[flow/run.sh]
#!/bin/bash
# the make line also repeats each setting of config.mk as NAME=value (left out here)
make -C /OpenROAD-flow-scripts/flow DESIGN_CONFIG=/design/flow/config.mk WORK_HOME=/design/flow/orfs CLKGATE_MAP_FILE= finish
[flow/config.mk]
export PLATFORM = sky130hd
export DESIGN_NAME = Conv
export DESIGN_NICKNAME = Conv
export VERILOG_FILES = /design/flow/design.v
export SDC_FILE = /design/flow/constraint.sdc
export NUM_CORES = 4
export LEC_CHECK = 0
export CAP_MARGIN = 20
export CORE_MARGIN = 2
export CORE_UTILIZATION = 40
export SLEW_MARGIN = 20
[flow/constraint.sdc]
create_clock -name core_clock -period 6.0 [get_ports {clk}]
set_input_delay 1.2000 -clock core_clock [delete_from_list [all_inputs] [get_ports {clk}]]
set_output_delay 1.2000 -clock core_clock [all_outputs]
set_load 0.01 [all_outputs]
[flow/design.v]
module Conv(
  clk,
  rst_n,
  image_valid,
  filter_valid,
  in_data,
  out_valid,
  out_data
);
input clk,rst_n,image_valid,filter_valid;
input [2:0] in_data;
output logic [8:0]out_data;
output logic out_valid;
logic [2:0] A,B,C,D,E,F,G,H,I;
logic [2:0] A1,A2,A3,A4,A5,A6,A7,A8,B1,B2,B3,B4,B5,B6,B7,B8,C1,C2,C3,C4,C5,C6,C7,C8,D1,D2,D3,D4,D5,D6,D7,D8,E1,E2,E3,E4,E5,E6,E7,E8,F1,F2,F3,F4,F5,F6,F7,F8,G1,G2,G3,G4,G5,G6,G7,G8,H1,H2,H3,H4,H5,H6,H7,H8;
logic [5:0] cntin;
logic [5:0] cnt_mul;
logic [3:0] cnt_out;
logic [8:0] CO1,CO2,CO3,CO4;
logic [8:0] CON1,CON2,CON3,CON4,CON5,CON6,CON7,CON8,CON9,CON10,CON11,CON12,CON13,CON14,CON15,CON16,CON17,CON18,CON19,CON20,CON21,CON22,CON23,CON24,CON25,CON26,CON27,CON28,CON29,CON30,CON31,CON32,CON33,CON34,CON35,CON36;
logic [2:0] i1,i2,i3,i4,i5,i6,i7,i8,i9;
logic [1:0] c_state, n_state;
logic [8:0] comp1,comp2,sol,temp_con;
parameter GET_dATA= 2'b00,MUL= 2'b01,OUT = 2'b10;
	assign comp1 = (CO1>CO2)? CO1 : CO2;
	assign comp2 = (CO3>CO4)? CO3 : CO4;
	assign sol = (comp1 >comp2)? comp1 : comp2;
always_ff @(posedge clk or negedge rst_n)
begin
	if (!rst_n) 
	begin
		out_data <= 0;
		out_valid <= 0 ;
		c_state <= 2'b00;
		cntin <=0;
		cnt_out<=0;
		cnt_mul<=0;
	end
    else        
	begin
	c_state <= n_state;
		case (c_state)
		  GET_dATA: 
			begin
				out_valid <= 0 ;
				out_data <=0;
				cnt_out<=0;
				if (filter_valid)
				begin
					A<=B;B<=C;C<=D;
					D<=E;E<=F;F<=G;
					G<=H;H<=I;I<=in_data;
				end
				else if (image_valid)
				begin
					cntin<=cntin+1;
					A1<=A2;A2<=A3;A3<=A4;A4<=A5;A5<=A6;A6<=A7;A7<=A8;A8<=B1;
					B1<=B2;B2<=B3;B3<=B4;B4<=B5;B5<=B6;B6<=B7;B7<=B8;B8<=C1;
					C1<=C2;C2<=C3;C3<=C4;C4<=C5;C5<=C6;C6<=C7;C7<=C8;C8<=D1;
					D1<=D2;D2<=D3;D3<=D4;D4<=D5;D5<=D6;D6<=D7;D7<=D8;D8<=E1;
					E1<=E2;E2<=E3;E3<=E4;E4<=E5;E5<=E6;E6<=E7;E7<=E8;E8<=F1;
					F1<=F2;F2<=F3;F3<=F4;F4<=F5;F5<=F6;F6<=F7;F7<=F8;F8<=G1;
					G1<=G2;G2<=G3;G3<=G4;G4<=G5;G5<=G6;G6<=G7;G7<=G8;G8<=H1;
					H1<=H2;H2<=H3;H3<=H4;H4<=H5;H5<=H6;H6<=H7;H7<=H8;H8<=in_data;
				end
			end
		  MUL: 
			begin
				cntin<=0;
				cnt_mul<=cnt_mul+1;
				CON1<=CON2;CON2<=CON3;CON3<=CON4;CON4<=CON5;CON5<=CON6;CON6<=CON7;CON7<=CON8;CON8<=CON9;CON9<=CON10;
				CON10<=CON11;CON11<=CON12;CON12<=CON13;CON13<=CON14;CON14<=CON15;CON15<=CON16;CON16<=CON17;CON17<=CON18;CON18<=CON19;CON19<=CON20;
				CON20<=CON21;CON21<=CON22;CON22<=CON23;CON23<=CON24;CON24<=CON25;CON25<=CON26;CON26<=CON27;CON27<=CON28;CON28<=CON29;CON29<=CON30;
				CON30<=CON31;CON31<=CON32;CON32<=CON33;CON33<=CON34;CON34<=CON35;CON35<=CON36;CON36<=temp_con;
				if (cnt_mul==0)begin
					i1<=A1;
					i2<=A2;i3<=A3;i4<=B1;i5<=B2;i6<=B3;i7<=C1;i8<=C2;i9<=C3;
				end
				else if(cnt_mul==1)begin
					i1<=A2;
					i2<=A3;i3<=A4;i4<=B2;i5<=B3;i6<=B4;i7<=C2;i8<=C3;i9<=C4;			
				end
				else if(cnt_mul==2)begin
					i1<=A3;
					i2<=A4;i3<=A5;i4<=B3;i5<=B4;i6<=B5;i7<=C3;i8<=C4;i9<=C5;				
				end
				else if(cnt_mul==3)begin
					i1<=A4;
					i2<=A5;i3<=A6;i4<=B4;i5<=B5;i6<=B6;i7<=C4;i8<=C5;i9<=C6;		
				end
				else if(cnt_mul==4)begin
					i1<=A5
					;i2<=A6;i3<=A7;i4<=B5;i5<=B6;i6<=B7;i7<=C5;i8<=C6;i9<=C7;					
				end
				else if(cnt_mul==5)begin
					i1<=A6;
					i2<=A7;i3<=A8;i4<=B6;i5<=B7;i6<=B8;i7<=C6;i8<=C7;i9<=C8;				
				end
				else if(cnt_mul==6)begin
					i1<=B1;
					i2<=B2;i3<=B3;i4<=C1;i5<=C2;i6<=C3;i7<=D1;i8<=D2;i9<=D3;
				end
				else if(cnt_mul==7)begin
					i1<=B2;
					i2<=B3;i3<=B4;i4<=C2;i5<=C3;i6<=C4;i7<=D2;i8<=D3;i9<=D4;			
				end
				else if(cnt_mul==8)begin
					i1<=B3;
					i2<=B4;i3<=B5;i4<=C3;i5<=C4;i6<=C5;i7<=D3;i8<=D4;i9<=D5;				
				end
				else if(cnt_mul==9)begin
					i1<=B4;
					i2<=B5;i3<=B6;i4<=C4;i5<=C5;i6<=C6;i7<=D4;i8<=D5;i9<=D6;		
				end
				else if(cnt_mul==10)begin
					i1<=B5;
					i2<=B6;i3<=B7;i4<=C5;i5<=C6;i6<=C7;i7<=D5;i8<=D6;i9<=D7;					
				end
				else if(cnt_mul==11)begin
					i1<=B6;
					i2<=B7;i3<=B8;i4<=C6;i5<=C7;i6<=C8;i7<=D6;i8<=D7;i9<=D8;						
				end
				else if(cnt_mul==12)begin
					i1<=C1;
					i2<=C2;i3<=C3;i4<=D1;i5<=D2;i6<=D3;i7<=E1;i8<=E2;i9<=E3;
				end
				else if(cnt_mul==13)begin
					i1<=C2;
					i2<=C3;i3<=C4;i4<=D2;i5<=D3;i6<=D4;i7<=E2;i8<=E3;i9<=E4;			
				end
				else if(cnt_mul==14)begin
					i1<=C3;
					i2<=C4;i3<=C5;i4<=D3;i5<=D4;i6<=D5;i7<=E3;i8<=E4;i9<=E5;				
				end
				else if(cnt_mul==15)begin
					i1<=C4;
					i2<=C5;i3<=C6;i4<=D4;i5<=D5;i6<=D6;i7<=E4;i8<=E5;i9<=E6;		
				end
				else if(cnt_mul==16)begin
					i1<=C5;
					i2<=C6;i3<=C7;i4<=D5;i5<=D6;i6<=D7;i7<=E5;i8<=E6;i9<=E7;					
				end
				else if(cnt_mul==17)begin
					i1<=C6;
					i2<=C7;i3<=C8;i4<=D6;i5<=D7;i6<=D8;i7<=E6;i8<=E7;i9<=E8;	
				end	
				else if (cnt_mul==18)begin
					i1<=D1;
					i2<=D2;i3<=D3;i4<=E1;i5<=E2;i6<=E3;i7<=F1;i8<=F2;i9<=F3;
				end
				else if(cnt_mul==19)begin
					i1<=D2;
					i2<=D3;i3<=D4;i4<=E2;i5<=E3;i6<=E4;i7<=F2;i8<=F3;i9<=F4;			
				end
				else if(cnt_mul==20)begin
					i1<=D3;
					i2<=D4;i3<=D5;i4<=E3;i5<=E4;i6<=E5;i7<=F3;i8<=F4;i9<=F5;				
				end
				else if(cnt_mul==21)begin
					i1<=D4;
					i2<=D5;i3<=D6;i4<=E4;i5<=E5;i6<=E6;i7<=F4;i8<=F5;i9<=F6;		
				end
				else if(cnt_mul==22)begin
					i1<=D5;
					i2<=D6;i3<=D7;i4<=E5;i5<=E6;i6<=E7;i7<=F5;i8<=F6;i9<=F7;					
				end
				else if(cnt_mul==23)begin
					i1<=D6;
					i2<=D7;i3<=D8;i4<=E6;i5<=E7;i6<=E8;i7<=F6;i8<=F7;i9<=F8;	
				end
				else if(cnt_mul==24)begin
					i1<=E1;
					i2<=E2;i3<=E3;i4<=F1;i5<=F2;i6<=F3;i7<=G1;i8<=G2;i9<=G3;
				end
				else if(cnt_mul==25)begin
					i1<=E2;
					i2<=E3;i3<=E4;i4<=F2;i5<=F3;i6<=F4;i7<=G2;i8<=G3;i9<=G4;			
				end
				else if(cnt_mul==26)begin
					i1<=E3;
					i2<=E4;i3<=E5;i4<=F3;i5<=F4;i6<=F5;i7<=G3;i8<=G4;i9<=G5;				
				end
				else if(cnt_mul==27)begin
					i1<=E4;
					i2<=E5;i3<=E6;i4<=F4;i5<=F5;i6<=F6;i7<=G4;i8<=G5;i9<=G6;		
				end
				else if(cnt_mul==28)begin
					i1<=E5;
					i2<=E6;i3<=E7;i4<=F5;i5<=F6;i6<=F7;i7<=G5;i8<=G6;i9<=G7;					
				end
				else if(cnt_mul==29)begin
					i1<=E6;
					i2<=E7;i3<=E8;i4<=F6;i5<=F7;i6<=F8;i7<=G6;i8<=G7;i9<=G8;	
				end	
				else if(cnt_mul==30)begin
					i1<=F1;
					i2<=F2;i3<=F3;i4<=G1;i5<=G2;i6<=G3;i7<=H1;i8<=H2;i9<=H3;
				end
				else if(cnt_mul==31)begin
					i1<=F2;
					i2<=F3;i3<=F4;i4<=G2;i5<=G3;i6<=G4;i7<=H2;i8<=H3;i9<=H4;			
				end
				else if(cnt_mul==32)begin
					i1<=F3;
					i2<=F4;i3<=F5;i4<=G3;i5<=G4;i6<=G5;i7<=H3;i8<=H4;i9<=H5;				
				end
				else if(cnt_mul==33)begin
					i1<=F4;
					i2<=F5;i3<=F6;i4<=G4;i5<=G5;i6<=G6;i7<=H4;i8<=H5;i9<=H6;		
				end
				else if(cnt_mul==34)begin
					i1<=F5;
					i2<=F6;i3<=F7;i4<=G5;i5<=G6;i6<=G7;i7<=H5;i8<=H6;i9<=H7;					
				end
				else if(cnt_mul==35)begin
					i1<=F6;
					i2<=F7;i3<=F8;i4<=G6;i5<=G7;i6<=G8;i7<=H6;i8<=H7;i9<=H8;	
				end
			end
		  OUT:
			begin
				cnt_mul<=0;
				cnt_out<=cnt_out+1;
				cntin <=0;
				CO1 <= CON1;CON1<=CON3;CON3<=CON5;CON5<=CON13;CON13<=CON15;CON15<=CON17;CON17<=CON25;CON25<=CON27;CON27<=CON29;
				CO2 <= CON2;CON2<=CON4;CON4<=CON6;CON6<=CON14;CON14<=CON16;CON16<=CON18;CON18<=CON26;CON26<=CON28;CON28<=CON30;
				CO3 <= CON7;CON7<=CON9;CON9<=CON11;CON11<=CON19;CON19<=CON21;CON21<=CON23;CON23<=CON31;CON31<=CON33;CON33<=CON35;
				CO4 <= CON8;CON8<=CON10;CON10<=CON12;CON12<=CON20;CON20<=CON22;CON22<=CON24;CON24<=CON32;CON32<=CON34;CON34<=CON36;
				if (cnt_out > 0 && cnt_out < 10)
				begin
					out_data<=sol;
					out_valid <= 1;
				end
			end
		endcase
    end
end	
always_comb      
begin
	n_state ='bx;
	case (c_state)
		GET_dATA: 
		    begin
			if (image_valid||filter_valid) 
				begin
				if(cntin==63) n_state = MUL;
				else n_state = GET_dATA;
				end 
			else 
				begin
				n_state = GET_dATA;
				end
			end
		MUL:
			begin
				if(cnt_mul==36)
				n_state = OUT;	
				else 
				n_state = MUL;
			end
		OUT:
			begin
			if (cnt_out == 9) n_state = GET_dATA;
			else n_state = OUT;
			end
	endcase
	temp_con = A*i1+B*i2+C*i3+D*i4+E*i5+F*i6+G*i7+H*i8+I*i9;
end
endmodule
==> results of run 1 <==
==> layout make-up <==
cell class	count	area, um2
fill	8344	50700
sequential	635	18900
multi-input combinational	2097	16400
clock buffer	89	2000
tap	1186	1480
timing repair buffer	137	1180
clock inverter	43	479
inverter	115	432
antenna	1	2.50
==> layer usage <==
layer	wire [um]	global-route usage (%)	up-vias
met5	133	0.879	-
met4	8120	14.7	4
met3	13400	6.91	543
met2	60900	44.1	1898
met1	52700	35.9	14416
li1	-	-	12097
==> run notes, run 1 <==
Summary of implementation figures.

Setup path
The source of the critical timing path is D[2]. The data arrival time of the worst path is 5.99 ns. The worst setup path is captured at a flip-flop.

The worst register-to-register path ends at CON36[8]. Walking the worst path, the cells encountered are nand2_1 > fa_1 > fa_1 > inv_1 > fa_1 > inv_1 > fa_1 > fa_1 > fa_1 > inv_1 > ha_1 > ha_1 > fa_1 > a21o_1 > a21oi_1 > o21bai_1 > a21oi_1 > xor2_1. Per STA, the worst path accumulates the most delay in the family adder cells. The timing report gives the biggest stage delay along the critical path as 0.53 ns. For flop-to-flop paths, the worst setup slack is 0.42 ns. Counting stages on the worst path, the most repeated cell is fa_1.

Along the critical path, the tally of buffer and inverter instances is 3. The number of cells on the worst reg-to-reg path is 18. The timing report shows that the slowest cell on the worst path is fa_1.

All stages included, the depth of the critical timing path comes to 18. The critical path launch point type is a flip-flop. The worst path required time is 6.41 ns. The start of the worst register-to-register path is D[2]. The worst setup path category is flip-flop to flip-flop. The end of the critical path is CON36[8]. In this run the worst path has a maximum fanout of 4.

Global routing
The first global-routing pass estimated 196 mm of wire. The total overflow left after global routing is 0. The initial antenna violation count came to 6. Summed over all routing layers, the global router reports a total usage of 28.1%.

Entering global routing, the biggest net connects 193 pins. The number of global-route vias before repair was 28824.

Pwr
The power dissipated in sequential cells is 4.94 mW. The total clock network power is 4.61 mW. The combinational cell power is 0.613 mW. The combinational group share of total power is 6.0%. Dividing total power by cell area gives a power density of 249 nW/um2. The leakage power total is 13.8 nW. The sequential fraction of design power is 48.6%.

The script computed the net switching share of total power as 22.8%. The final power report lists total power as 10.2 mW. In the power breakdown, the biggest contributor is sequential cells. Summed over all nets, the switching power comes to 2.32 mW. The internal power is 7.85 mW. The flow reports that the clock network draws 45.4% of the design power.

Looking at the VDD voltage map, the peak drop is 0.000157 V.

Floorplan
The vertical extent of the die is 307 um. The floorplan step defined a die boundary enclosing 94500 um2. The die span in x is 307 um. Before placement the cells fill 40.2% of the core.

The standard-cell row count is 111. After floorplanning, the core was sized to cover 91500 um2. According to the I/O placement log, the pin count is 17.

Placement
The HPWL after detailed placement is 92.7 mm. Setup slack on the worst path after placement came out at 0.377 ns. The total placed instance area is 38300 um2. After detailed placement, the design holds a cell count of 4168. The routability congestion estimate is 0.963.

In this run the tool buffered the top-level ports with 16 buffer cells.

Cells and area
The final design utilization is 44.7%. The filler-free cell count of the finished design is 4303. In the final design database the tool counted 3218 nets. The relative area change from synthesis to final layout is 10.9%.

The final instance area is 40900 um2.

Synthesis
The cell taking the most area after synthesis is edfxtp_1. In this run, the synthesized area fraction spent on adder and majority cells is recorded as 6.46%. The most popular library cell in the synthesized design by count is edfxtp_1. Grouping non-sequential cells by family puts the most area in AND-OR/OR-AND gates. The number of warnings issued by yosys is 1.

Summing all multiplexer cells gives an area fraction of 9.48%. Ranked by total cell area, the synthesized netlist is headed by edfxtp_1, mux2_2, fa_1. The dominant register cell is edfxtp_1. The cell-mix breakdown from Yosys lists the compound-gate area share as 17.6%. Dividing the synthesized area by the synthesized cell count gives 11.9 um2. The share of the synthesized area in the top cell type is 49.4%. The synthesized netlist devotes 10.5% of its cell area to simple gates. The cell area that synthesis handed to floorplanning was 36800 um2.

Yosys reports that the most numerous cell types are edfxtp_1, mux2_2, nand2_1, nor2_1, o21ai_0. Synthesis inferred 635 register bits. Synthesis handed over a netlist of 3086 instances.

The cell-mix breakdown from Yosys lists the XOR/XNOR area share as 0.262%. Yosys stat counts 3086 cells in the synthesized netlist. The area recorded from the Yosys report for this design is 36800 um2. The number of nets at floorplan is 3243.

The synthesized design contains 606 enable-type register cells. The fraction of registers with async set or reset after synthesis is 4.57%. The number of distinct library cell variants in the gate-level netlist after synthesis is 110. Sequential elements use 51.4% of the synthesized area.

Clocking
Hold repair after CTS inserted 0 buffers. The clock H-tree reported by CTS has 3 levels. After clock tree synthesis, the repair step resized 0 gates. The clock insertion delay at the later pin of the skew report is 0.66 ns.

The number of clock buffers inserted by TritonCTS is 75. In this run the clock root is driven by a clkbuf_16. The clock input transition at the sequential cells of the worst setup and hold paths is 0.06 ns. The worst-case clock buffer depth is 3. TritonCTS built the clock tree. Clock tree synthesis found a total of 635 sinks. After clock tree synthesis, the setup repair step added 0 buffers.

Drt
After detailed routing, the average wire length per cell comes to 31.4 um. The mean number of vias per cell is 6.73. The detail route stage leaves a number of antenna-violating nets equal to 0.

TritonRoute reported its final design rule violation total as 0. The sum of routed wire length over all layers is 135 mm. For this block, the initial DRC count from the detailed router was 4652.

The detailed router placed 28958 vias in this run. The total iterations of the first detailed-routing run is 8.

Final timing
The final clock period utilization by the worst path is 93.0%. For reference, the final report shows the hold violation count at 0. The achievable frequency is 0.179 GHz. The headroom to the max-slew limit is 22.0%. The final timing report derives a shortest allowable period of 5.58 ns. The pin slew with the least headroom to its limit is 1.14 ns. Setup total negative slack on the finished layout was measured at 0 ns.

The final worst setup slack is 0.420 ns. On the final layout, the worst clock skew is 0.0347 ns. The most critical hold endpoint after final layout shows a slack of 0.418 ns. The total setup violations reported at the end of the flow is 0. Pins over their slew limit in the final report were tallied at 0. Setup repair after global routing left no endpoint under its margin.

Hold path
The worst hold-check path type is flip-flop to flip-flop. The number of cells traversed by the worst hold path is 0. In this run the most critical hold path is launched from CON1[7]. The worst hold endpoint is CO1[7].

Run
The logs give a warning total of 37. Max-cap violations in this run came to 0.

Run status
The run finished with no timing, DRC or antenna violations.
==> run 2: changes to the inputs <==
Settings changed: CORE_UTILIZATION 40 to 68, SETUP_SLACK_MARGIN set to 1.1.
Clock period 6.0 ns to 4.15 ns, I/O delays scaled along.
==> run 2 against run 1 <==
- the run now fails in 5_1_grt
- die area down 41%
- synthesized area is the same
- synthesized cell count unchanged
==> run notes, run 2 <==
Summary of implementation figures.

Synthesis
The area share of fa/ha/maj cells after synthesis is 6.46% (unchanged). The multiplexer share of the synthesized area is 9.48% (unchanged). The share of synthesized cell area in and, or, nand and nor gates was 10.5% (unchanged). The combinational family with the most area after synthesis is AND-OR/OR-AND gates.

The post-synthesis register bit count is 635 (unchanged). The number of enable flip-flop cells was 606 (unchanged). The most popular library cell in the synthesized design by count is edfxtp_1.

The number of warnings issued by yosys is 1 (unchanged). The post-synthesis sequential area ratio is 51.4% (unchanged). The number of nets at floorplan is 3243 (unchanged).

The area fraction in compound gates is 17.6% (unchanged). The cell taking the most area after synthesis is edfxtp_1. The area of the mapped netlist is 36800 um2 (unchanged). Among all flip-flop cells after synthesis, the most frequent one is edfxtp_1. The yosys cell count was 3086 (unchanged). The share of the synthesized area in the top cell type was 49.4% (unchanged). In the synthesized netlist, the cells that appear most often are edfxtp_1, mux2_2, nand2_1, nor2_1, o21ai_0. The fraction of registers with async set or reset after synthesis is 4.57% (unchanged). The xor-xnor portion of the synthesized cell area is 0.262% (unchanged). The instance count of the mapped netlist was 3086 (unchanged). The chip area line of the yosys report was 36800 um2 (unchanged). The number of distinct library cell variants in the gate-level netlist after synthesis came to 110 (unchanged). In the post-synthesis netlist, the biggest area contributors are edfxtp_1, mux2_2, fa_1.

The mean post-synth cell area is 11.9 um2 (unchanged).

Clocking
The number of clock buffers inserted by TritonCTS is 61 (-19%). The total number of H-tree levels was 2 (-1). The post-cts hold-fix buffer tally is 0 (unchanged).

The worst-case clock buffer depth is 3 (unchanged). The clock sink count is 635 (unchanged). The clock root buffer is clkbuf_16.

Global routing
The global-route total usage across every layer is 79.0%. Per the GRT congestion report, total overflow comes to 416.

Run status
The tool reported: "[ERROR GRT-0232] Routing congestion too high. Check the congestion heatmap in the GUI". The run ended at 5_1_grt. The run stopped with a tool error.

Floorplan
The chip footprint is 56000 um2 (-41%). The vertical extent of the die is 237 um (-23%). The number of ports placed on the die boundary is 17 (unchanged). The standard-cell row count is 85 (-23%). The pre-placement core utilization is 68.6% (+28 points). The area inside the core boundary was 53700 um2 (-41%). The die span in x came to 237 um (-23%).

Placement
The HPWL after detailed placement came to 97.9 mm (+5.6%). The number of buffers inserted by port buffering is 16 (unchanged). The total placed instance area is 39700 um2 (+3.6%). The routability congestion estimate is 1.11 (+15%).
[run 2: what timing repair did]
item                                    in CTS
buffers inserted                           101
cloned                                       3
endpoints found under the hold margin        0
gates resized                              403
pin swaps                                  131
endpoints found under the setup margin      71
[run 2: per-stage QoR]
stage | instances | hold WS (ns) | setup TNS (ns) | util, % | worst slack [ns]
2_1_floorplan | 3086 | 0.400 | -19.71 | - | -0.947
3_3_place_gp | 3916 | 0.402 | -5.69 | 74.0 | -1.12
3_5_place_dp | 3916 | 0.407 | -6.26 | 74.0 | -1.27
4_1_cts | 4136 | 0.0693 | -6.72 | 82.9 | -1.22
[run 2: routing by layer]
metal  GRT overflow  GRT usage [%]
met1             24           81.1
met2            187           94.1
met3             39           64.1
met4            158           75.4
met5              8           36.8
==> run 3: changes to the inputs <==
Settings changed: CTS_CLUSTER_SIZE set to 21, SETUP_SLACK_MARGIN 1.1 to -0.48.
Clock period 4.15 ns to 4.83 ns, I/O delays scaled along.
==> run 3 against run 2 <==
- the run again fails in 5_1_grt
- synthesized cell count unchanged
- die area unchanged
- synthesized area unchanged
==> run notes, run 3 <==
Summary of implementation figures.

Synthesis
The post-synthesis register bit count is 635 (unchanged). The multiplexer share of the synthesized area came to 9.48% (unchanged). The number of warnings issued by yosys is 1 (unchanged). The area of the mapped netlist was 36800 um2 (unchanged). The yosys cell count is 3086 (unchanged). Yosys instantiated no cell more often than edfxtp_1.

The area share of fa/ha/maj cells after synthesis is 6.46% (unchanged). In the synthesized netlist the dominant register cell turns out to be edfxtp_1. The number of enable flip-flop cells came to 606 (unchanged). The instance count of the mapped netlist is 3086 (unchanged).

The share of the synthesized area in the top cell type is 49.4% (unchanged). The chip area line of the yosys report came to 36800 um2 (unchanged). The share of synthesized cell area in and, or, nand and nor gates was 10.5% (unchanged).

The mean post-synth cell area is 11.9 um2 (unchanged). The cell taking the most area after synthesis is edfxtp_1. In the post-synthesis netlist, the biggest area contributors are edfxtp_1, mux2_2, fa_1. The number of nets at floorplan came to 3243 (unchanged). The area fraction in compound gates is 17.6% (unchanged). The xor-xnor portion of the synthesized cell area came to 0.262% (unchanged).

The fraction of registers with async set or reset after synthesis is 4.57% (unchanged). The combinational family with the most area after synthesis is AND-OR/OR-AND gates. The post-synthesis sequential area ratio is 51.4% (unchanged).

The synthesis run shows the most used standard cells to be edfxtp_1, mux2_2, nand2_1, nor2_1, o21ai_0. The number of distinct library cell variants in the gate-level netlist after synthesis is 110 (unchanged).

Clocking
The total number of H-tree levels came to 3 (+1). The cell sitting at the root of the clock tree is a clkbuf_16. The number of clock buffers inserted by TritonCTS is 67 (+9.8%). The worst-case clock buffer depth came to 3 (unchanged). The clock sink count is 635 (unchanged).

Run status
The run stopped with a tool error. The flow halted during 5_1_grt.

Placement
The number of placed cells counting well taps was 3849 (-1.7%). The number of buffers inserted by port buffering is 16 (unchanged). The HPWL after detailed placement came to 103 mm (+5.0%). The routability congestion estimate was 1.12 (+0.69%).

Floorplan
The standard-cell row count was 85 (unchanged). The vertical extent of the die is 237 um (unchanged). The number of ports placed on the die boundary is 17 (unchanged). The chip footprint is 56000 um2 (unchanged). The area inside the core boundary is 53700 um2 (unchanged). The die span in x is 237 um (unchanged). The pre-placement core utilization came to 68.6% (unchanged).
run 3: metrics by stage:
step / instance area [um2] / worst slack, ns / total power, mW / TNS, ns
3_5_place_dp: 39100 / -1.02 / 7.25 / -3.73
4_1_cts: 41500 / -0.947 / 12.7 / -6.06
3_3_place_gp: 39100 / -0.605 / 7.08 / -1.92
2_1_floorplan: 36800 / -0.476 / 6.78 / -1.05
run 3: timing repair:
item / CTS
hold buffers: 0
resized: 17
pin swaps: 21
setup buffers: 11
endpoints found under the setup margin: 13
==> run 4: changes to the inputs <==
Settings changed: ABC_AREA set to 1, CAP_MARGIN 20 to 30, CELL_PAD_IN_SITES_GLOBAL_PLACEMENT set to 1, CORE_ASPECT_RATIO set to 1.45, CORE_MARGIN 2 to 7, CORE_UTILIZATION 68 to 35, CTS_CLUSTER_DIAMETER set to 374, CTS_CLUSTER_SIZE 21 to 16, GPL_ROUTABILITY_DRIVEN set to 0, GPL_TIMING_DRIVEN set to 0, HOLD_SLACK_MARGIN set to 0.15, MAX_ROUTING_LAYER set to met4, MIN_ROUTING_LAYER set to met2, PLACE_DENSITY_LB_ADDON set to 0.02, SETUP_SLACK_MARGIN -0.48 to 0.8, SLEW_MARGIN 20 to 15, TNS_END_PERCENT set to 5.
Clock period 4.83 ns to 6.45 ns, I/O delays scaled along.
==> run 4 against run 3 <==
- die area increased by 100%
- now fails the layout checks on design-rule violations
- synthesized area decreased by 0.48%
- synthesized cell count increased by 37%
==> run notes, run 4 <==
Summary of implementation figures.

Cells and area
The final design utilization is 39.1%. The number of fill cells is 10745. The filler-free cell count of the finished design is 5735. The multi-input combinational cells in the finished layout cover a total of 14700 um2.

The sequential cell area is 18900 um2. The relative area change from synthesis to final layout is 10.5%. The number of nets at the end of the flow is 4481.

Pwr
The combinational cell power is 0.753 mW. The power dissipated in sequential cells is 4.58 mW. Combinational logic is responsible for 9.0% of the overall power.

The switching power is 2.13 mW. Across the VDD grid, the largest voltage drop is 0.000191 V. The power density of the placed cells is 206 nW/um2. In the power breakdown, the internal column shows 6.20 mW.

The largest share of the power goes to sequential cells. The total clock network power is 3.00 mW. In this run, the clock network consumes 36.0% of the power. For this design the static power due to leakage is 16.9 nW.

The sequential fraction of design power is 54.9%. The final total power is 8.34 mW. The script computed the net switching share of total power as 25.6%.

Setup path
The largest single stage delay on the critical path is 0.89 ns. Per the timing report, the most critical flop-to-flop path finishes at i6[0]. The timing report attributes the biggest portion of critical-path delay to simple AND/OR/NAND/NOR gates. For reference, the most critical setup path is categorized as flip-flop to flip-flop. The path depth of the worst reg2reg path is 31. The start of the worst register-to-register path is cnt_mul[1]. The end of the critical path is i6[0]. The buffers plus inverters on the worst setup path is 4. The type of element capturing the critical path is a flip-flop. Per STA, the startpoint of the critical path is cnt_mul[1].

The timing report lists the critical path depth as 31 cells. Across all register-to-register paths, the minimum setup slack is 0.67 ns. The data arrival time of the worst path is 6.25 ns. Among all stages on the critical path, the largest delay is contributed by buf_1. The required time at the worst endpoint is listed as 6.92 ns. Looking at the critical path, the highest net fanout was 10. The critical path launch point type is a flip-flop. The most repeated library cell on the critical path is nand2_1.

Clocking
The total number of H-tree levels is 2 (-1). TritonCTS built the clock tree. The clock input transition at the sequential cells of the worst setup and hold paths is 0.08 ns. The number of clock buffers inserted by TritonCTS is 45 (-33%). The worst-case clock buffer depth is 3 (unchanged). The clock root buffer is clkbuf_16. The clock sink count is 635 (unchanged).

The clock insertion delay at the later pin of the skew report is 0.70 ns.

Final timing
Setup repair after global routing could not meet its margin everywhere. Counting endpoints that fail hold in the final report gives 0. Counting I/O delays and the setup requirement, the final critical path takes 5.78 ns. The final clock period utilization by the worst path is 89.6%. In the final report, the number of endpoints failing setup comes to 0. At the pin with the least slew margin, the transition time is 1.21 ns. The clock skew is 0.0744 ns. After layout, the worst setup slack is 0.673 ns.

Based on the critical path, the design can be clocked at up to 0.173 GHz. The most critical hold endpoint after final layout shows a slack of 0.416 ns. The headroom to the max-slew limit is 19.4%.

The count of pins over their slew limit is 0.

Run status
The report lists the violated layout checks as design-rule violations. The run finished, with violations left.

Synthesis
The mean post-synth cell area is 8.68 um2 (-27%). The area fraction in compound gates is 16.0% (-1.5 points). The yosys cell count is 4225 (+37%). The number of distinct library cell variants in the gate-level netlist after synthesis is 56 (-49%).

The xor-xnor portion of the synthesized cell area is 0.143% (-0.12 points). The share of synthesized cell area in and, or, nand and nor gates is 17.2% (+6.8 points). The share of the synthesized area in the top cell type was 49.6% (+0.24 points). The post-synthesis sequential area ratio is 51.6% (+0.25 points). The instance count of the mapped netlist came to 4225 (+37%).

The dominant register cell is edfxtp_1. The multiplexer share of the synthesized area was 0.0273% (-9.5 points). Sorting the synthesized cells by how often they occur yields nand2_1, edfxtp_1, inv_1, o21ai_0, a21oi_1.

Yosys instantiated no cell more often than nand2_1. The area share of fa/ha/maj cells after synthesis was 6.49% (+0.031 points). The area of the mapped netlist was 36700 um2 (-0.48%). The synthesized design spends more area on one cell type than any other, namely edfxtp_1. The main area contributors are edfxtp_1, nand2_1, o21ai_0. The number of nets at floorplan was 4382 (+35%).

Yosys shows that the main logic family after synthesis is simple AND/OR/NAND/NOR gates. The number of enable flip-flop cells is 606 (unchanged). The chip area line of the yosys report is 36700 um2 (-0.48%).

The number of warnings issued by yosys is 1 (unchanged). The fraction of registers with async set or reset after synthesis is 4.57% (unchanged). The post-synthesis register bit count is 635 (unchanged).

Global routing
The global-route total usage across every layer is 40.5%. The maximum number of pins on one net before global-route repair is 92. Global routing finished with a remaining overflow of 0. The first global-routing pass estimated 219 mm of wire. The initial antenna violation count came to 0. The number of global-route vias before repair is 45800.

Floorplan
The standard-cell row count came to 142 (+67%). The number of ports placed on the die boundary is 17 (unchanged). The die span in x came to 283 um (+19%). The chip footprint is 114000 um2 (+100%). The vertical extent of the die is 404 um (+71%). The area inside the core boundary is 104000 um2 (+93%). The pre-placement core utilization is 35.4% (-33 points).

Drt
The residual antenna-violating net count after detailed routing is 0. The sum of routed wire length over all layers is 154 mm. The initial detailed-routing violation count is 11838. The post-route DRC violation count is 4.

The total iterations of the first detailed-routing run is 53. The mean number of vias per cell is 7.52. Across all layers, the routed design uses 43113 vias. TritonRoute output was used to compute an average wire per cell of 26.8 um.

Placement
The placement-stage worst setup slack is 0.654 ns (+1.68 ns). The number of placed cells counting well taps is 5631 (+46%). The HPWL after detailed placement is 106 mm (+2.8%). The number of buffers inserted by port buffering was 16 (unchanged).

Hold path
In this run the worst hold path is classified as flip-flop to flip-flop. Looking at the hold checks, the worst path lands on CO1[0]. The number of cells on the worst hold path is listed as 0. The startpoint identified for the worst hold timing path is CON1[0].

Run
The max-capacitance violation count is 0. Summing over the stages, the warning tally comes to 32.
## run 4: layout make-up
cell class | count | share of cell area, %
Antenna cell | 6 | 0.0371
Buffer | 218 | 2.40
Clock buffer | 81 | 3.17
Clock inverter | 3 | 0.108
Inverter | 567 | 5.26
Multi-Input combinational cell | 2805 | 36.4
Sequential cell | 635 | 46.7
Tap cell | 1368 | 4.22
Timing Repair Buffer | 52 | 1.72
## run 4: through the flow
step / setup TNS [ns] / instance area, um2
2_1_floorplan: 0 / 36700
3_3_place_gp: -1313.41 / 38500
3_5_place_dp: 0 / 39000
4_1_cts: 0 / 40300
5_1_grt: 0 / 40500
6_report: 0 / 40500
## run 4: repair_timing
item	CTS	global route
hold buffers	0	0
setup endpoints to repair	1	3
buffers inserted	2	5
cloned	0	0
resized	3	9
pin swaps	2	9
## run 4: per-layer routing
metal / GRT usage, % / wire length (um) / share of wire (%) / vias to the layer above
met1: - / 0 / 0 / 14439
met5: - / 0 / 0 / -
li1: - / - / - / 14268
met3: 44.4 / 54300 / 35 / 1910
met2: 50.5 / 77100 / 50 / 12496
met4: 13.9 / 22400 / 15 / 0
==> run 5: changes to the inputs <==
Settings changed: CAP_MARGIN 30 to 20, CELL_PAD_IN_SITES_GLOBAL_PLACEMENT 1 to not set, CORE_ASPECT_RATIO 1.45 to 1.35, CORE_MARGIN 7 to 2, CORE_UTILIZATION 35 to 72, CTS_CLUSTER_DIAMETER 374 to 69, CTS_CLUSTER_SIZE 16 to 10, GPL_ROUTABILITY_DRIVEN 0 to not set, GPL_TIMING_DRIVEN 0 to not set, HOLD_SLACK_MARGIN 0.15 to not set, MAX_ROUTING_LAYER met4 to not set, MIN_ROUTING_LAYER met2 to not set, PLACE_DENSITY_LB_ADDON 0.02 to not set, SETUP_SLACK_MARGIN 0.8 to not set, SLEW_MARGIN 15 to 20, TNS_END_PERCENT 5 to not set.
Clock period 6.45 ns to 5.14 ns, I/O delays scaled along.
==> run 5 against run 4 <==
- die area down 54%
- sequential cell count is the same
- synthesized area did not move
- largest power group unchanged
- the layout fails its checks (negative setup slack)
- power up 39%
- utilization up 40 points
- maximum frequency rose by 8.1%
- largest cell class unchanged
==> run notes, run 5 <==
Summary of implementation figures.

Run status
The flow ran to the end, but the layout failed its checks. The layout checks failed on negative setup slack.

Placement
The routability congestion estimate is 0.999. The HPWL after detailed placement is 62.4 mm (-41%). The placement-stage worst setup slack is -0.180 ns (-0.834 ns). The number of buffers inserted by port buffering is 16 (unchanged).

Floorplan
The chip footprint is 52800 um2 (-54%). The number of ports placed on the die boundary came to 17 (unchanged). The vertical extent of the die is 266 um (-34%). The pre-placement core utilization is 72.5% (+37 points).

The standard-cell row count is 96 (-32%). The die span in x is 198 um (-30%). The area inside the core boundary is 50600 um2 (-51%).

Setup path
The flop-to-flop setup slack is -0.20 ns (-0.88 ns). The master of the slowest instance on the critical path is fa_1. Among the stages of the critical path, the cell type that occurs most often is fa_1.

The launch point of the critical path was reported as C[2]. The worst setup path category is flip-flop to flip-flop. The end of the critical path is CON36[8]. The path depth of the worst reg2reg path is 20 (-35%). The start of the worst register-to-register path is C[2].

STA lists the endpoint of the worst register-to-register path as CON36[8]. The biggest cell delay along the critical path is 0.59 ns (-0.30 ns). The buffers plus inverters on the worst setup path was 4 (unchanged). The type of element capturing the critical path is a flip-flop. Among cell families on the critical path, the largest total delay comes from adder cells. The report lists the cells along the critical path as nand2_2 > fa_1 > fa_1 > inv_1 > fa_1 > inv_2 > fa_1 > fa_2 > fa_1 > inv_2 > ha_4 > ha_4 > fa_2 > nand3_2 > and2_4 > inv_2 > a21oi_2 > nor2_1 > nor2_1 > xor2_1.

The worst path required time is 5.51 ns (-1.41 ns). The critical path launch point type is a flip-flop. The data arrival time of the worst path is 5.72 ns (-0.53 ns).

The critical path depth in cells is 20 (-35%). The maximum fanout count along the critical path is 2 (-8).

Drt
The sum of routed wire length over all layers is 97.7 mm (-36%). The final routed wire length divided by cell count is 19.7 um (-27%). The total number of vias is 30464 (-29%). The mean number of vias per cell is 6.13 (-18%).

The initial detailed-routing violation count is 3326 (-72%). The residual antenna-violating net count after detailed routing is 0 (unchanged). The number of antenna repair diodes is 0 (-6). The post-route DRC violation count is 0 (-4). The total iterations of the first detailed-routing run is 7 (-87%).

Pwr
The combinational cell power is 1.10 mW (+46%). The sequential fraction of design power came to 49.4% (-5.5 points). The highest ir drop seen on vdd was 0.000312 V (+64%). The switching share of power was 23.4% (-2.2 points). The leakage power total is 17.2 nW (+2.0%).

The power dissipated in sequential cells came to 5.74 mW (+25%). The power density of the placed cells came to 289 nW/um2 (+41%). The combinational group share of total power is 9.5% (+0.5 points). The internal power is 8.91 mW (+44%).

The clock network fraction of design power is 41.2% (+5.2 points). The final total power is 11.6 mW (+39%). The switching power is 2.72 mW (+27%). The total clock network power is 4.79 mW (+60%). The top power consumer group is sequential cells.

Synthesis
The number of warnings issued by yosys is 1 (unchanged). The chip area line of the yosys report is 36700 um2 (unchanged). The share of the synthesized area in the top cell type was 49.6% (unchanged).

The commonest cells after synthesis are nand2_1, edfxtp_1, inv_1, o21ai_0, a21oi_1. The most popular library cell in the synthesized design by count is nand2_1. The mean post-synth cell area was 8.68 um2 (unchanged). The number of nets at floorplan was 4382 (unchanged). The multiplexer share of the synthesized area is 0.0273% (unchanged).

The area share of fa/ha/maj cells after synthesis is 6.49% (unchanged). The area of the mapped netlist is 36700 um2 (unchanged). The instance count of the mapped netlist is 4225 (unchanged). The number of enable flip-flop cells came to 606 (unchanged). The yosys cell count is 4225 (unchanged). The cell taking the most area after synthesis is edfxtp_1.

The main area contributors are edfxtp_1, nand2_1, o21ai_0. The xor-xnor portion of the synthesized cell area is 0.143% (unchanged). The post-synthesis sequential area ratio is 51.6% (unchanged). The fraction of registers with async set or reset after synthesis is 4.57% (unchanged). The share of synthesized cell area in and, or, nand and nor gates is 17.2% (unchanged). The area fraction in compound gates is 16.0% (unchanged). The combinational family with the most area after synthesis is simple AND/OR/NAND/NOR gates.

The number of distinct library cell variants in the gate-level netlist after synthesis came to 56 (unchanged). The post-synthesis register bit count came to 635 (unchanged). The most used flip-flop cell after synthesis is edfxtp_1.

Final timing
The clock skew is 0.0263 ns (-0.0481 ns). The final worst setup slack is -0.204 ns (-0.878 ns). Setup repair after global routing could not meet its margin everywhere. The final clock period utilization by the worst path is 104% (+14 points). The count of pins over their slew limit was 0 (unchanged).

The total setup violations reported at the end of the flow came to 3 (+3). The pin slew with the least headroom to its limit came to 1.15 ns (-0.0554 ns). The final number of hold-violating endpoints is 0 (unchanged). The achievable frequency is 0.187 GHz (+8.1%).

The post-layout minimum cycle time is 5.34 ns (-0.432 ns). The headroom to the max-slew limit is 23.0% (+3.6 points).

Run
The max-capacitance violation count came to 0 (unchanged). The total tool warning count is 40 (+25%).

Hold path
According to the hold report, the worst path is of the input port to asynchronous set/reset pin type.

Clocking
The worst-case clock buffer depth was 3 (unchanged). The total number of H-tree levels came to 3 (+1). The number of clock buffers inserted by TritonCTS came to 73 (+62%). The post-cts hold-fix buffer tally was 0 (unchanged). The clock tree from TritonCTS is done. The clock insertion delay at the later pin of the skew report is 0.63 ns (-0.07 ns). The clock input transition at the sequential cells of the worst setup and hold paths is 0.06 ns (-0.02 ns). The clock sink count is 635 (unchanged). Clock tree synthesis selected as its root buffer the cell clkbuf_16.

Global routing
The first-pass GRT wire length came to 154 mm (-30%). The number of global-route vias before repair is 29668 (-35%). The global-route total usage across every layer is 37.6% (-2.8 points).

The remaining global-route overflow is 0 (unchanged). The maximum number of pins on one net before global-route repair came to 190 (+110%). The initial antenna violation count is 0 (unchanged).

Cells and area
Per the run report, area growth between synthesis and finish was 9.64%. The number of fill cells came to 3431 (-68%). The number of nets at the end of the flow is 4395 (-1.9%).
-- run 5: through the flow --
step / cell area (um2) / util (%) / setup TNS [ns] / std cells / hold slack, ns
final: 40200 / 79.5 / -0.363 / 4966 / 0.351
after CTS: 40000 / 79.0 / -0.311 / 4951 / 0.339
after global placement: 37800 / 74.8 / -0.190 / 4834 / 0.400
after global routing: 40200 / 79.5 / -0.953 / 4966 / 0.374
after floorplan: 36700 / - / -0.000127 / 4225 / 0.400
after detailed placement: 37800 / 74.8 / -0.293 / 4834 / 0.405
-- run 5: area by class of cell --
cell class	instances	area, um2	area share [%]
Timing Repair Buffer	156	1300	3.23
Multi-Input combinational cell	2805	14900	37.0
Clock buffer	109	1960	4.88
Tap cell	686	858	2.14
Sequential cell	635	18900	47.1
Inverter	567	2140	5.32
Clock inverter	8	156	0.389
-- run 5: per-layer routing --
layer / part of all wire, % / track usage (%) / vias to the layer above
li1: - / - / 14148
met1: 36 / 45.5 / 13995
met2: 48 / 61.5 / 1785
met3: 9.2 / 6.95 / 536
met4: 7.4 / 25.7 / 0
met5: 0 / 0 / -
-- run 5: what timing repair did --
action | CTS | global route
buffers inserted | 0 | 15
endpoints found under the setup margin | 3 | 14
pin swaps | 3 | 27
cloned | 0 | 0
resized | 0 | 34
==> run 6: changes to the inputs <==
Settings changed: CORE_ASPECT_RATIO 1.35 to not set, CORE_UTILIZATION 72 to 68, CTS_CLUSTER_DIAMETER 69 to not set, CTS_CLUSTER_SIZE 10 to not set, PLACE_DENSITY set to 0.35.
Clock period 5.14 ns to 6.57 ns, I/O delays scaled along.
==> run 6 against run 5 <==
- the run now finishes clean
- clock power down 18%
- final cell count down 1.5%
- sequential cell count unchanged
- critical endpoint unchanged
==> run notes, run 6 <==
Summary of implementation figures.

Run status
The run finished with no timing, DRC or antenna violations.

Setup path
According to the timing report, the critical path is captured at CON36[8]. The data arrival time of the worst path is 5.97 ns (+0.25 ns). The master of the slowest instance on the critical path is fa_1. For the worst reg-to-reg path, the endpoint reported by OpenROAD is CON36[8]. The type of element capturing the critical path is a flip-flop. Walking the worst path, the cells encountered are nand2_1 > fa_1 > fa_1 > inv_1 > fa_1 > inv_1 > fa_1 > fa_1 > fa_1 > inv_1 > ha_1 > ha_1 > fa_1 > nand3_1 > and2_1 > inv_1 > a21oi_1 > nor2_1 > nor2_1 > xor2_1.

The worst setup path is launched from a flip-flop. In this design, the critical path's most frequently occurring cell is fa_1. The critical path depth in cells is 20 (unchanged). The biggest cell delay along the critical path is 0.53 ns (-0.06 ns).

In this run the worst setup path begins at D[1]. The flop-to-flop setup slack is 0.95 ns (+1.16 ns). The start of the worst register-to-register path is D[1].

The maximum fanout count along the critical path came to 4 (+2). The path depth of the worst reg2reg path came to 20 (unchanged). The buffers plus inverters on the worst setup path is 4 (unchanged). The worst path required time is 6.92 ns (+1.41 ns). In the setup report, the worst path falls into the class flip-flop to flip-flop. In this design, the largest share of critical-path delay is due to adder cells.

Placement
The number of buffers inserted by port buffering came to 16 (unchanged). The HPWL after detailed placement was 57.5 mm (-7.9%). The routability congestion estimate was 0.931 (-6.8%).

The total placed instance area came to 37200 um2 (-1.6%). The number of placed cells counting well taps is 4770 (-1.3%). The placement-stage worst setup slack is 1.05 ns (+1.23 ns).

Pwr
The power dissipated in sequential cells is 4.49 mW (-22%). The highest ir drop seen on vdd is 0.000203 V (-35%). The internal power is 6.99 mW (-22%). The switching share of power is 22.9% (-0.48 points). The sequential fraction of design power is 49.5% (about the same). The combinational cell power was 0.631 mW (-43%).

The top power consumer group is sequential cells. The clock network fraction of design power came to 43.5% (+2.3 points). The combinational group share of total power is 7.0% (-2.5 points). The power density of the placed cells is 229 nW/um2 (-21%). The final total power was 9.06 mW (-22%).

The switching power came to 2.08 mW (-24%). The leakage power total was 16.9 nW (-2.0%). The total clock network power was 3.94 mW (-18%).

Drt
The mean number of vias per cell is 6.10 (-0.61%). The initial detailed-routing violation count is 3842 (+16%). The final routed wire length divided by cell count is 19.1 um (-2.7%). The total number of vias is 29834 (-2.1%). The residual antenna-violating net count after detailed routing is 0 (unchanged). The number of antenna repair diodes is 0 (unchanged).

The sum of routed wire length over all layers is 93.6 mm (-4.2%). The total iterations of the first detailed-routing run is 8 (+1). The post-route DRC violation count is 0 (unchanged).

Synthesis
Post-synth the commonest register cell is edfxtp_1. The area fraction in compound gates was 16.0% (unchanged). The post-synthesis register bit count came to 635 (unchanged).

The fraction of registers with async set or reset after synthesis is 4.57% (unchanged). The xor-xnor portion of the synthesized cell area is 0.143% (unchanged). The cell taking the most area after synthesis is edfxtp_1. The share of the synthesized area in the top cell type is 49.6% (unchanged).

Yosys instantiated no cell more often than nand2_1. The post-synthesis sequential area ratio is 51.6% (unchanged). The number of enable flip-flop cells is 606 (unchanged). The yosys cell count is 4225 (unchanged). For reference, the top cells by area after synthesis are edfxtp_1, nand2_1, o21ai_0. The area share of fa/ha/maj cells after synthesis came to 6.49% (unchanged). The number of warnings issued by yosys was 1 (unchanged). The share of synthesized cell area in and, or, nand and nor gates is 17.2% (unchanged). The mean post-synth cell area is 8.68 um2 (unchanged). The multiplexer share of the synthesized area is 0.0273% (unchanged). The number of distinct library cell variants in the gate-level netlist after synthesis is 56 (unchanged). The number of nets at floorplan was 4382 (unchanged). The synthesis run identifies the leading combinational cell family as simple AND/OR/NAND/NOR gates. The instance count of the mapped netlist came to 4225 (unchanged). The chip area line of the yosys report is 36700 um2 (unchanged). The area of the mapped netlist is 36700 um2 (unchanged). The commonest cells after synthesis are nand2_1, edfxtp_1, inv_1, o21ai_0, a21oi_1.

Floorplan
The chip footprint is 55800 um2 (+5.7%). The number of ports placed on the die boundary is 17 (unchanged). The pre-placement core utilization is 68.4% (-4.1 points). The vertical extent of the die is 236 um (-11%). The standard-cell row count was 85 (-11%). The die span in x is 236 um (+19%). The area inside the core boundary is 53600 um2 (+6.0%).

Run
The max-capacitance violation count came to 0 (unchanged). The total tool warning count is 41 (+2.5%).

Global routing
The maximum number of pins on one net before global-route repair is 225 (+18%). The remaining global-route overflow is 0 (unchanged). The first-pass GRT wire length is 149 mm (-3.5%).

The global-route total usage across every layer is 33.5% (-4.1 points). The initial antenna violation count is 1 (+1). The number of global-route vias before repair was 29356 (-1.1%).

Cells and area
The flow measured a signed area growth from synthesis to layout of 7.74%. The final instance area came to 39500 um2 (-1.7%). The number of nets at the end of the flow was 4301 (-2.1%). The final design utilization is 73.7% (-5.8 points). The filler-free cell count of the finished design was 4893 (-1.5%).

Hold path
The worst hold path terminates at CO1[2]. The number of cells traversed by the worst hold path is 0. Per the hold report, the tightest min-delay path originates at CON1[2].

The worst hold-check path type is flip-flop to flip-flop.

Final timing
The final number of hold-violating endpoints was 0 (unchanged). The final worst setup slack is 0.952 ns (+1.16 ns). The achievable frequency is 0.178 GHz (-4.9%).

The post-layout minimum cycle time came to 5.62 ns (+0.273 ns). The worst slack on hold paths is 0.425 ns (+0.0745 ns). The pin slew with the least headroom to its limit is 1.42 ns (+0.264 ns). The final setup TNS is 0 ns (+0.363 ns). The total setup violations reported at the end of the flow is 0 (-3). The headroom to the max-slew limit is 5.51% (-18 points). Setup repair after global routing left no endpoint under its margin. The final clock period utilization by the worst path is 85.5% (-18 points). The count of pins over their slew limit is 0 (unchanged).

The clock skew came to 0.0326 ns (+0.00638 ns).

Clocking
The post-cts hold-fix buffer tally is 0 (unchanged). The clock input transition at the sequential cells of the worst setup and hold paths came to 0.06 ns (about the same). CTS placed an instance of clkbuf_16 at the clock tree root.

The post-CTS setup buffer count is 0 (unchanged). The total number of H-tree levels is 3 (unchanged). The number of clock buffers inserted by TritonCTS is 68 (-6.8%). The clock sink count is 635 (unchanged). The worst-case clock buffer depth is 3 (unchanged). The clock tree from TritonCTS is done. The clock insertion delay at the later pin of the skew report is 0.63 ns (about the same). The post-cts repair resize count was 0 (unchanged).
==> run 6: layout make-up <==
type / count / area, um2
fill: 3838 / 14100
timing repair buffer: 67 / 576
tap: 696 / 871
clock buffer: 78 / 1760
inverter: 567 / 2140
clock inverter: 45 / 517
sequential: 635 / 18900
multi-input combinational: 2805 / 14700
==> run 6: metal layers <==
metal  global-route usage (%)  share of wire, %  vias to the layer above
met5                        0                 0                        -
met4                     16.1               4.3                        0
met3                     6.11                10                      374
met2                     54.5                47                     1628
met1                     43.9                39                    13850
li1                         -                 -                    13982
==> run 7: changes to the inputs <==
Settings changed: CORE_UTILIZATION 68 to 72, PLACE_DENSITY 0.35 to not set.
Clock period 6.57 ns to 5.14 ns, I/O delays scaled along.
==> run 7 against run 6 <==
- now fails the layout checks on negative setup slack
- clock-buffer cell count is 3 higher
- routed wire length is 1.1% higher
- register-to-register slack got worse by 1.2 ns
- clock skew fell by 0.0076 ns
- sequential cell count stayed put
- first-iteration DRC count up 5.2%
- synthesized cell count unchanged
- synthesized area is the same
- sequential power up 28%
- non-clock buffer count grew 73
- utilization rose by 6.2 points
- critical path type unchanged
==> run notes, run 7 <==
Summary of implementation figures.

Final timing
The post-layout minimum cycle time is 5.37 ns (-0.252 ns). Setup repair after global routing could not meet its margin everywhere. The total setup violations reported at the end of the flow is 3 (+3). The count of pins over their slew limit came to 0 (unchanged). The final clock period utilization by the worst path came to 104% (+19 points). The achievable frequency is 0.186 GHz (+4.7%). The final setup TNS is -0.363 ns (-0.363 ns). The final worst setup slack was -0.226 ns (-1.18 ns). The final number of hold-violating endpoints came to 0 (unchanged).

The clock skew is 0.0251 ns (-0.00756 ns). The headroom to the max-slew limit is 32.4% (+27 points). The pin slew with the least headroom to its limit is 1.01 ns (-0.407 ns).

Pwr
The total clock network power was 4.85 mW (+23%). The combinational cell power was 1.08 mW (+71%). The combinational group share of total power is 9.2% (+2.2 points). The highest ir drop seen on vdd is 0.000258 V (+27%). The leakage power total is 17.2 nW (+1.6%). The clock network fraction of design power is 41.6% (-1.9 points). The power density of the placed cells is 291 nW/um2 (+27%). The power dissipated in sequential cells is 5.74 mW (+28%). The sequential fraction of design power is 49.2% (-0.3 points). The largest part of the power goes to sequential cells. The internal power was 8.97 mW (+28%). The switching power came to 2.70 mW (+30%). The switching share of power was 23.1% (+0.21 points).

Setup path
The path depth of the worst reg2reg path was 21 (+5.0%). In this run the worst setup path begins at i4[1]. The top cell family by delay on the critical path is adder cells. The biggest cell delay along the critical path is 0.54 ns (about the same).

The slowest stage of the critical path is the fa_2 cell. For reference, the most critical setup path is categorized as flip-flop to flip-flop. The endpoint of the most critical register-to-register path is CON36[8]. The critical path depth in cells is 21 (+5.0%).

Per STA, the worst path is made up of buf_4 > buf_4 > nand2_1 > inv_2 > ha_4 > inv_2 > fa_1 > fa_1 > fa_2 > fa_2 > fa_2 > inv_2 > fa_2 > fa_2 > nand3_2 > and2_4 > inv_1 > a21oi_1 > nor2_1 > nor2_1 > xor2_1. The timing report shows the most common cell along the critical path to be fa_2. Following the worst setup path forward leads to its endpoint at CON36[8]. The type of element capturing the critical path is a flip-flop. The worst path required time is 5.49 ns (-1.43 ns). The flop-to-flop setup slack came to -0.23 ns (-1.18 ns). STA classifies the critical path startpoint as a flip-flop.

Looking at the reg2reg group, the worst path starts from i4[1]. The data arrival time of the worst path came to 5.71 ns (-0.26 ns). The maximum fanout count along the critical path is 2 (-2). The buffers plus inverters on the worst setup path came to 6 (+2).

Run status
The run finished, with violations left. In this run the layout check failures are negative setup slack.

Synthesis
The multiplexer share of the synthesized area is 0.0273% (unchanged). By count the netlist is led by nand2_1, edfxtp_1, inv_1, o21ai_0, a21oi_1. The instance count of the mapped netlist came to 4225 (unchanged). The number of warnings issued by yosys is 1 (unchanged).

The area share of fa/ha/maj cells after synthesis came to 6.49% (unchanged). The number of enable flip-flop cells is 606 (unchanged). Among all flip-flop cells after synthesis, the most frequent one is edfxtp_1. The area fraction in compound gates is 16.0% (unchanged). The number of distinct library cell variants in the gate-level netlist after synthesis came to 56 (unchanged).

Ranked by total cell area, the synthesized netlist is headed by edfxtp_1, nand2_1, o21ai_0. The chip area line of the yosys report is 36700 um2 (unchanged). The yosys cell count is 4225 (unchanged). The cell taking the most area after synthesis is edfxtp_1. The number of nets at floorplan is 4382 (unchanged).

The mean post-synth cell area came to 8.68 um2 (unchanged). The combinational family with the most area after synthesis is simple AND/OR/NAND/NOR gates. The share of the synthesized area in the top cell type is 49.6% (unchanged).

The post-synthesis register bit count is 635 (unchanged). The most popular library cell in the synthesized design by count is nand2_1. The area of the mapped netlist was 36700 um2 (unchanged). The share of synthesized cell area in and, or, nand and nor gates is 17.2% (unchanged). The fraction of registers with async set or reset after synthesis is 4.57% (unchanged).

The xor-xnor portion of the synthesized cell area came to 0.143% (unchanged). The post-synthesis sequential area ratio is 51.6% (unchanged).

Cells and area
The number of fill cells was 3247 (-15%). The number of nets at the end of the flow came to 4373 (+1.7%). The filler-free cell count of the finished design is 4939 (+0.94%). The multi-input combinational cell area is 14800 um2 (+0.88%).

The sequential cell area is 18900 um2 (unchanged). The relative area change from synthesis to final layout is 9.34%.

Floorplan
The die span in x is 230 um (-2.8%). The standard-cell row count came to 82 (-3.5%). The area inside the core boundary is 50200 um2 (-6.4%). The vertical extent of the die is 230 um (-2.8%). The pre-placement core utilization was 73.1% (+4.7 points).

The chip footprint is 52700 um2 (-5.5%). The number of ports placed on the die boundary is 17 (unchanged).

Drt
The residual antenna-violating net count after detailed routing came to 0 (unchanged). The number of antenna repair diodes was 0 (unchanged). The post-route DRC violation count came to 0 (unchanged). The mean number of vias per cell is 6.19 (+1.6%).

The sum of routed wire length over all layers is 94.6 mm (+1.1%). The total iterations of the first detailed-routing run is 7 (-1). The final routed wire length divided by cell count is 19.2 um (+0.15%).

The total number of vias came to 30587 (+2.5%). The initial detailed-routing violation count is 4043 (+5.2%).

Global routing
The initial antenna violation count is 1 (unchanged). The first-pass GRT wire length was 150 mm (+1.0%). The maximum number of pins on one net before global-route repair came to 183 (-19%). The number of global-route vias before repair is 29563 (+0.71%).

The remaining global-route overflow came to 0 (unchanged). The global-route total usage across every layer is 35.9% (+2.4 points).

Clocking
The total number of H-tree levels is 3 (unchanged). The number of clock buffers inserted by TritonCTS came to 67 (-1.5%). The post-cts hold-fix buffer tally is 0 (unchanged). The clock insertion delay at the later pin of the skew report was 0.62 ns (about the same).

The clock sink count was 635 (unchanged). TritonCTS built the clock tree. The worst-case clock buffer depth is 3 (unchanged). The clock root buffer is clkbuf_16. The clock input transition at the sequential cells of the worst setup and hold paths came to 0.06 ns (about the same).

Hold path
Note that the worst hold path type here is input port to asynchronous set/reset pin.

Run
The total tool warning count was 46 (+12%). The max-capacitance violation count was 0 (unchanged).

Placement
The number of placed cells counting well taps is 4815 (+0.94%). The HPWL after detailed placement is 58.4 mm (+1.5%). The routability congestion estimate came to 0.938 (+0.81%). The number of buffers inserted by port buffering is 16 (unchanged).
## run 7: metrics by stage
step / area, um2 / util, % / hold WS (ns) / setup slack (ns) / total power, mW
finish: 40100 / 79.9 / 0.389 / -0.226 / 11.7
global route: 40100 / 79.9 / 0.395 / -0.369 / 12.0
CTS: 40000 / 79.7 / 0.371 / -0.197 / 11.6
detailed placement: 37800 / 75.3 / 0.405 / -0.221 / 6.71
global placement: 37800 / 75.3 / 0.403 / -0.0844 / 6.68
floorplan: 36700 / - / 0.400 / -0.000127 / 6.44
## run 7: repair_timing
action	CTS	global route
buffers inserted	3	1
resized	16	21
pin swaps	8	14
endpoints found under the setup margin	2	5
## run 7: area by class of cell
type                            count  area share, %
Sequential cell                   635           47.2
Multi-Input combinational cell   2805           37.0
Inverter                          567           5.33
Clock buffer                       81           4.39
Timing Repair Buffer              140           2.92
Tap cell                          672           2.10
Clock inverter                     39           1.02
## run 7: per-layer routing
layer | global-route usage, % | vias to the layer above | wire [um]
met5 | 0 | - | 13
met4 | 16.7 | 2 | 4380
met3 | 6.98 | 401 | 10300
met2 | 57.6 | 1825 | 44200
met1 | 47.6 | 14241 | 35700
li1 | - | 14118 | -
==> run 8: changes to the inputs <==
Settings changed: CAP_MARGIN 20 to 5, CORE_UTILIZATION 72 to 40, CTS_CLUSTER_SIZE set to 77.
Clock period 5.14 ns to 3.36 ns, I/O delays scaled along.
==> run 8 against run 7 <==
- the layout still fails its checks (negative setup slack)
- routed wire length is 7.0% higher
- die area up 78%
- clock-buffer cell count rose by 7
- highest routed layer unchanged
==> run notes, run 8 <==
Summary of implementation figures.

Cells and area
The multi-input combinational cell area is 15800 um2 (+6.3%). The sequential cell area is 18900 um2 (about the same). The number of nets at the end of the flow is 4689 (+7.2%). The final design utilization came to 49.5% (-30 points). The area growth from synthesis to layout is 23.3%.

The number of fill cells is 8361 (+160%).

Final timing
The final worst setup slack is -1.86 ns (-1.63 ns). The total setup violations reported at the end of the flow is 44 (+41). The headroom to the max-slew limit was 30.0% (-2.4 points). The achievable frequency is 0.192 GHz (+2.8%).

The count of pins over their slew limit is 0 (unchanged). The final number of hold-violating endpoints was 0 (unchanged). Setup repair after global routing could not meet its margin everywhere.

The final clock period utilization by the worst path came to 155% (+51 points). The clock skew is 0.0437 ns (+0.0186 ns). The pin slew with the least headroom to its limit is 1.05 ns (+0.0403 ns). The worst slack on hold paths is 0.417 ns (+0.0272 ns). The post-layout minimum cycle time is 5.22 ns (-0.145 ns).

Floorplan
The chip footprint is 94100 um2 (+78%). The vertical extent of the die is 307 um (+34%). The die span in x is 307 um (+34%). The number of ports placed on the die boundary is 17 (unchanged).

The area inside the core boundary is 91200 um2 (+82%). The standard-cell row count is 111 (+35%). The pre-placement core utilization was 40.2% (-33 points).

Placement
The placement-stage worst setup slack was -1.91 ns (-1.69 ns). The number of buffers inserted by port buffering came to 16 (unchanged). The HPWL after detailed placement is 66.2 mm (+13%). The routability congestion estimate is 0.961 (+2.4%).

Synthesis
The share of the synthesized area in the top cell type is 49.6% (unchanged). The share of synthesized cell area in and, or, nand and nor gates is 17.2% (unchanged). The combinational family with the most area after synthesis is simple AND/OR/NAND/NOR gates. The multiplexer share of the synthesized area is 0.0273% (unchanged). The mean post-synth cell area came to 8.68 um2 (unchanged). The dominant register cell is edfxtp_1.

The area share of fa/ha/maj cells after synthesis came to 6.49% (unchanged). The number of distinct library cell variants in the gate-level netlist after synthesis is 56 (unchanged). The area of the mapped netlist is 36700 um2 (unchanged).

The area fraction in compound gates came to 16.0% (unchanged). The post-synthesis sequential area ratio is 51.6% (unchanged). The number of nets at floorplan came to 4382 (unchanged). The cell taking the most area after synthesis is edfxtp_1. The post-synthesis register bit count was 635 (unchanged). The number of warnings issued by yosys is 1 (unchanged). The xor-xnor portion of the synthesized cell area is 0.143% (unchanged).

The chip area line of the yosys report is 36700 um2 (unchanged). After synthesis, the most frequently instantiated cells are nand2_1, edfxtp_1, inv_1, o21ai_0, a21oi_1. The most popular library cell in the synthesized design by count is nand2_1.

The instance count of the mapped netlist came to 4225 (unchanged). The synthesis report lists the most area-consuming cells as edfxtp_1, nand2_1, o21ai_0. The number of enable flip-flop cells is 606 (unchanged).

The fraction of registers with async set or reset after synthesis is 4.57% (unchanged). The yosys cell count was 4225 (unchanged).

Clocking
The clock insertion delay at the later pin of the skew report is 0.66 ns (+0.04 ns). The clock input transition at the sequential cells of the worst setup and hold paths is 0.06 ns (about the same). The number of clock buffers inserted by TritonCTS came to 75 (+12%). The root buffer cell chosen for the clock tree is clkbuf_16.

The clock sink count is 635 (unchanged). The clock tree from TritonCTS is done. The total number of H-tree levels is 3 (unchanged).

The worst-case clock buffer depth is 3 (unchanged).

Setup path
The end of the critical path is CON36[8]. For reference, the critical path cell chain is nand2_2 > fa_1 > fa_1 > inv_2 > fa_1 > inv_2 > fa_2 > fa_2 > fa_1 > inv_2 > ha_4 > ha_4 > fa_2 > nand3_2 > and2_4 > inv_2 > a21oi_2 > nor2_1 > nor2_1 > xor2_1. The endpoint of the most critical register-to-register path is CON36[8]. The worst setup path category is flip-flop to flip-flop.

The critical path depth in cells is 20 (-4.8%). The worst setup path is captured at a flip-flop. The buffers plus inverters on the worst setup path is 4 (-2). The path depth of the worst reg2reg path is 20 (-4.8%).

In this run the critical register-to-register path is launched from D[0]. Broken down by cell family, the worst path's largest delay share belongs to adder cells. The maximum fanout count along the critical path was 2 (unchanged). The critical path launch point type is a flip-flop.

The source of the critical timing path is D[0]. The biggest cell delay along the critical path is 0.54 ns (about the same). The master of the slowest instance on the critical path is fa_1.

The data arrival time of the worst path is 5.61 ns (-0.10 ns). The flop-to-flop setup slack is -1.86 ns (-1.63 ns). The worst path required time came to 3.75 ns (-1.74 ns).

Hold path
The number of cells traversed by the worst hold path is 0. The worst hold endpoint is CO1[2]. The worst hold-check path type is flip-flop to flip-flop. The launch point of the worst hold path is CON1[2].

Drt
The total number of vias was 30494 (-0.30%). The total iterations of the first detailed-routing run is 6 (-1). The mean number of vias per cell is 5.28 (-15%).

The residual antenna-violating net count after detailed routing came to 0 (unchanged). The sum of routed wire length over all layers is 101 mm (+7.0%). The final routed wire length divided by cell count is 17.5 um (-8.5%). The initial detailed-routing violation count was 2905 (-28%).

The post-route DRC violation count is 0 (unchanged).

Global routing
The first-pass GRT wire length came to 160 mm (+6.2%). The maximum number of pins on one net before global-route repair is 121 (-34%). The global-route total usage across every layer was 21.3% (-15 points). The initial antenna violation count came to 1 (unchanged). The number of global-route vias before repair is 29586 (+0.078%).

The remaining global-route overflow is 0 (unchanged).

Pwr
The highest ir drop seen on vdd was 0.000390 V (+51%). The top power consumer group is sequential cells. The power density of the placed cells was 417 nW/um2 (+43%). The total clock network power is 8.28 mW (+71%). The sequential fraction of design power is 46.6% (-2.6 points). The internal power is 14.4 mW (+61%). The power dissipated in sequential cells is 8.78 mW (+53%). The combinational group share of total power is 9.4% (+0.2 points). The switching share of power is 23.4% (+0.27 points). The switching power is 4.40 mW (+63%). The clock network fraction of design power is 43.9% (+2.3 points).

The leakage power total came to 19.3 nW (+12%). The combinational cell power is 1.78 mW (+65%).

Run
The total tool warning count is 43 (-6.5%). The max-capacitance violation count is 0 (unchanged).

Run status
The report lists the violated layout checks as negative setup slack. The run finished, with violations left.
[run 8: cell type report]
cell class	instances	area share [%]
antenna	1	0.00554
sequential	635	41.9
tap	1186	3.28
clock inverter	48	1.23
inverter	567	4.83
multi-input combinational	2807	34.9
timing repair buffer	446	9.52
clock buffer	88	4.33
[run 8: timing repair]
action	in CTS	in global routing
pin swaps	91	152
buffers inserted	43	38
endpoints found under the setup margin	44	71
endpoints found under the hold margin	3	0
resized	200	188
cloned	6	1
hold buffers	1	0
[run 8: per-layer routing]
metal / global-route usage [%] / wire length, um / vias up
met1: 29.0 / 43800 / 14271
met4: 9.05 / 3990 / 2
met5: 0 / 9 / -
li1: - / - / 14795
met2: 33.4 / 45700 / 1156
met3: 3.74 / 7820 / 270
[run 8: metrics by stage]
| stage | power [mW] | cells | area, um2 | setup TNS, ns |
|---|---|---|---|---|
| global route | 19.5 | 5777 | 45200 | -29.70 |
| floorplan | 9.92 | 4225 | 36800 | -141.75 |
| detailed placement | 10.5 | 5559 | 40600 | -23.54 |
| CTS | 18.9 | 5742 | 44300 | -16.93 |
| finish | 18.8 | 5778 | 45200 | -19.38 |
| global placement | 10.4 | 5559 | 40600 | -21.89 |
Power is estimated from default activity; no workload was simulated.
